==> v10 <==
## fpm
module fpm(
    input [32:1] a,
    input [32:1] b,
    input clk,
    input rst,
    input in_valid,
    output  [32:1] c,
    output out_valid
    );
export LEC_CHECK = 0
export ABC_AREA = 0
export CAP_MARGIN = 5
export CELL_PAD_IN_SITES_DETAIL_PLACEMENT = 1
export CORE_ASPECT_RATIO = 1.92
export CORE_MARGIN = 8
export CORE_UTILIZATION = 35
export CTS_CLUSTER_SIZE = 93
export GPL_ROUTABILITY_DRIVEN = 1
export GPL_TIMING_DRIVEN = 1
export HOLD_SLACK_MARGIN = 0.08
export SLEW_MARGIN = 0
export TNS_END_PERCENT = 55
create_clock -name core_clock -period 6.36 [get_ports {clk}]
run.sh (not shown) runs the stock make flow with config.mk's settings and CLKGATE_MAP_FILE=.
==> inputs of v21, as changes to v10 <==
==> flow/config.mk (replaced) <==
export PLATFORM = sky130hd
export DESIGN_NAME = fpm
export DESIGN_NICKNAME = fpm
export VERILOG_FILES = /design/flow/design.v
export SDC_FILE = /design/flow/constraint.sdc
export NUM_CORES = 4
export LEC_CHECK = 0
export CAP_MARGIN = 20
export CORE_MARGIN = 2
export CORE_UTILIZATION = 70
export CTS_CLUSTER_DIAMETER = 348
export CTS_CLUSTER_SIZE = 31
export SLEW_MARGIN = 20
==> flow/constraint.sdc (replaced) <==
create_clock -name core_clock -period 3.28 [get_ports {clk}]
set_input_delay 0.6560 -clock core_clock [delete_from_list [all_inputs] [get_ports {clk}]]
set_output_delay 0.6560 -clock core_clock [all_outputs]
set_load 0.01 [all_outputs]
==> inputs of v24, as changes to v10 <==
==> flow/config.mk (replaced) <==
export PLATFORM = sky130hd
export DESIGN_NAME = fpm
export DESIGN_NICKNAME = fpm
export VERILOG_FILES = /design/flow/design.v
export SDC_FILE = /design/flow/constraint.sdc
export NUM_CORES = 4
export LEC_CHECK = 0
export CAP_MARGIN = 20
export CORE_ASPECT_RATIO = 0.72
export CORE_MARGIN = 2
export CORE_UTILIZATION = 27
export CTS_CLUSTER_DIAMETER = 106
export GPL_ROUTABILITY_DRIVEN = 0
export PLACE_DENSITY = 0.77
export SETUP_SLACK_MARGIN = 0.52
export SLEW_MARGIN = 20
==> flow/constraint.sdc (replaced) <==
create_clock -name core_clock -period 6.43 [get_ports {clk}]
set_input_delay 1.2860 -clock core_clock [delete_from_list [all_inputs] [get_ports {clk}]]
set_output_delay 1.2860 -clock core_clock [all_outputs]
set_load 0.01 [all_outputs]
==> inputs of v15, as changes to v10 <==
==> flow/config.mk (replaced) <==
export PLATFORM = sky130hd
export DESIGN_NAME = fpm
export DESIGN_NICKNAME = fpm
export VERILOG_FILES = /design/flow/design.v
export SDC_FILE = /design/flow/constraint.sdc
export NUM_CORES = 4
export LEC_CHECK = 0
export CAP_MARGIN = 0
export CORE_MARGIN = 2
export CORE_UTILIZATION = 72
export CTS_CLUSTER_DIAMETER = 391
export CTS_CLUSTER_SIZE = 14
export SETUP_SLACK_MARGIN = -0.3
export SLEW_MARGIN = 20
==> flow/constraint.sdc (replaced) <==
create_clock -name core_clock -period 2.89 [get_ports {clk}]
set_input_delay 0.5780 -clock core_clock [delete_from_list [all_inputs] [get_ports {clk}]]
set_output_delay 0.5780 -clock core_clock [all_outputs]
set_load 0.01 [all_outputs]
==> reports/metrics.cfg <==
[outcome]
status = finished with violations
failed_layout_checks = negative setup slack

[route]
wl_met1_mm = 128.6

[power_and_ir_drop]
p_comb_share_pct = 2.2
leakage_nw = 71.13

[timing]
grt_setup_unrepaired = true
setup_viol = 31
fin_ws_ns = -0.5345

[clock_tree]
cts_inserted_buffers = 177
clockBufferDepth = 3

[final_layout]
final_cells = 15909
logic_gates = 7488
comb_area_share_pct = 32.45

[worst_setup_path]
crit_arrival_ns = 3.16
endpoint = c[6]

[end of results for v21]
==> reports/metrics.cfg <==
[clock_tree]
clockBufferDepth = 4

[timing]
fin_ws_ns = -0.7090
fin_crit_ns = 3.599
setup_viol = 31
grt_setup_unrepaired = true

[route]
wl_met1_mm = 127.8

[final_layout]
comb_area_share_pct = 31.19
final_cells = 16138
logic_gates = 7487

[min_path]
whs_path_depth = 2

[outcome]
failed_layout_checks = negative setup slack
status = finished with violations

[worst_setup_path]
endpoint = c[13]
crit_chain = nor4_1 > buf_4 > nand4_1 > buf_6 > or4_4 > buf_4 > buf_4 > o211ai_1 > o32ai_1 > buf_2
crit_arrival_ns = 3.02

[end of results for v15]
==> reports/metrics.cfg <==
[outcome]
status = finished clean

[final_layout]
comb_area_share_pct = 30.02
final_cells = 19245

[power_and_ir_drop]
leakage_nw = 75.58
p_comb_share_pct = 1.6

[timing]
fin_ws_ns = 1.268
grt_setup_unrepaired = false

[clock_tree]
cts_inserted_buffers = 424
clockBufferDepth = 4

[worst_setup_path]
crit_arrival_ns = 3.82
crit_start = m1.a_16.ppc_0.c7.comb1[46]$_SDFF_PN0_

[min_path]
min_from = m1.m2.comb1[2]$_SDFF_PN0_

[route]
wl_met1_mm = 121.9

[end of results for v10]
==> reports/metrics.cfg <==
[final_layout]
final_cells = 21096
logic_gates = 7487

[worst_setup_path]
crit_arrival_ns = 4.28

[clock_tree]
cts_inserted_buffers = 434
clockBufferDepth = 4

[outcome]
status = finished clean

[power_and_ir_drop]
leakage_nw = 75.82

[timing]
fin_ws_ns = 0.8629

[end of results for v24]

========
==> trial 10 <==
Starting RTL as in the previous note.
Settings: LEC_CHECK=0, CAP_MARGIN=5, CORE_MARGIN=2, CORE_UTILIZATION=66, CTS_CLUSTER_DIAMETER=374, CTS_CLUSTER_SIZE=31, SETUP_SLACK_MARGIN=0.87, SLEW_MARGIN=20, TNS_END_PERCENT=5; clock period 3.02 ns.
==> build 43 (differences from trial 10) <==
==> flow/config.mk (replaced) <==
export PLATFORM = sky130hd
export DESIGN_NAME = fpm
export DESIGN_NICKNAME = fpm
export VERILOG_FILES = /design/flow/design.v
export SDC_FILE = /design/flow/constraint.sdc
export NUM_CORES = 4
export LEC_CHECK = 0
export ABC_AREA = 1
export CAP_MARGIN = 5
export CORE_MARGIN = 8
export CORE_UTILIZATION = 35
export HOLD_SLACK_MARGIN = -0.02
export SLEW_MARGIN = 20
export TNS_END_PERCENT = 55
==> flow/constraint.sdc (replaced) <==
create_clock -name core_clock -period 5.0 [get_ports {clk}]
set_input_delay 1.0000 -clock core_clock [delete_from_list [all_inputs] [get_ports {clk}]]
set_output_delay 1.0000 -clock core_clock [all_outputs]
set_load 0.01 [all_outputs]
==> trial 7 (differences from trial 10) <==
==> flow/config.mk (replaced) <==
export PLATFORM = sky130hd
export DESIGN_NAME = fpm
export DESIGN_NICKNAME = fpm
export VERILOG_FILES = /design/flow/design.v
export SDC_FILE = /design/flow/constraint.sdc
export NUM_CORES = 4
export LEC_CHECK = 0
export ABC_AREA = 1
export CAP_MARGIN = 0
export CORE_MARGIN = 2
export CORE_UTILIZATION = 72
export CTS_CLUSTER_DIAMETER = 400
export CTS_CLUSTER_SIZE = 11
export PLACE_DENSITY_LB_ADDON = 0.01
export SLEW_MARGIN = 35
==> flow/constraint.sdc (replaced) <==
create_clock -name core_clock -period 2.22 [get_ports {clk}]
set_input_delay 0.4440 -clock core_clock [delete_from_list [all_inputs] [get_ports {clk}]]
set_output_delay 0.4440 -clock core_clock [all_outputs]
set_load 0.01 [all_outputs]
==> results.txt <==
Synthesis and PnR results.

- The combined buffer and inverter count along the critical path reads 2.
- The power report attributes to the clock group a share of 0.463.
- For the clock group, total power comes out at 0.0358 W.
- The slew of the pin with the lowest slew margin is 1.14 ns.
- The global routing report lists met1 layer usage as 0.181.
- The flow ran to the end and the layout has no timing, DRC or antenna violations.
- The initial antenna violation count came to 6.
That was build 43.
==> results.txt <==
Synthesis and PnR results.

- The final critical-path setup slack is -0.723 ns.
- The slew of the pin with the lowest slew margin is 1.19 ns.
- The run finished, with violations left.
- Power attributed to the clock group is 0.0290 W.
- The final setup violation count reads 31.
- The initial antenna violation count is 29.
- The run did not pass the layout checks because of negative setup slack.
- The clock share of power is 0.296.
That was trial 10.
==> results.txt <==
Synthesis and PnR results.

- The run finished, with violations left.
- The reasons given for failing layout checks are negative setup slack.
- The final setup violation count reads 31.
- The final critical-path setup slack reads -1.32 ns.
- The worst-case register-to-register setup slack reads 0.10 ns.
- Clock network power for this build is 0.0750 W.
- The number of hold violations in the final report is 0.
- Setup repair after global routing could not meet its margin everywhere.
- The synthesized instance count is 17300.
- The sequential cell fraction of total power is 0.534.
- The global-route met1 utilization is 0.370.
- The area of the chip reads 225000 µm².
That was trial 7.
Power is estimated from default activity; no workload was simulated.
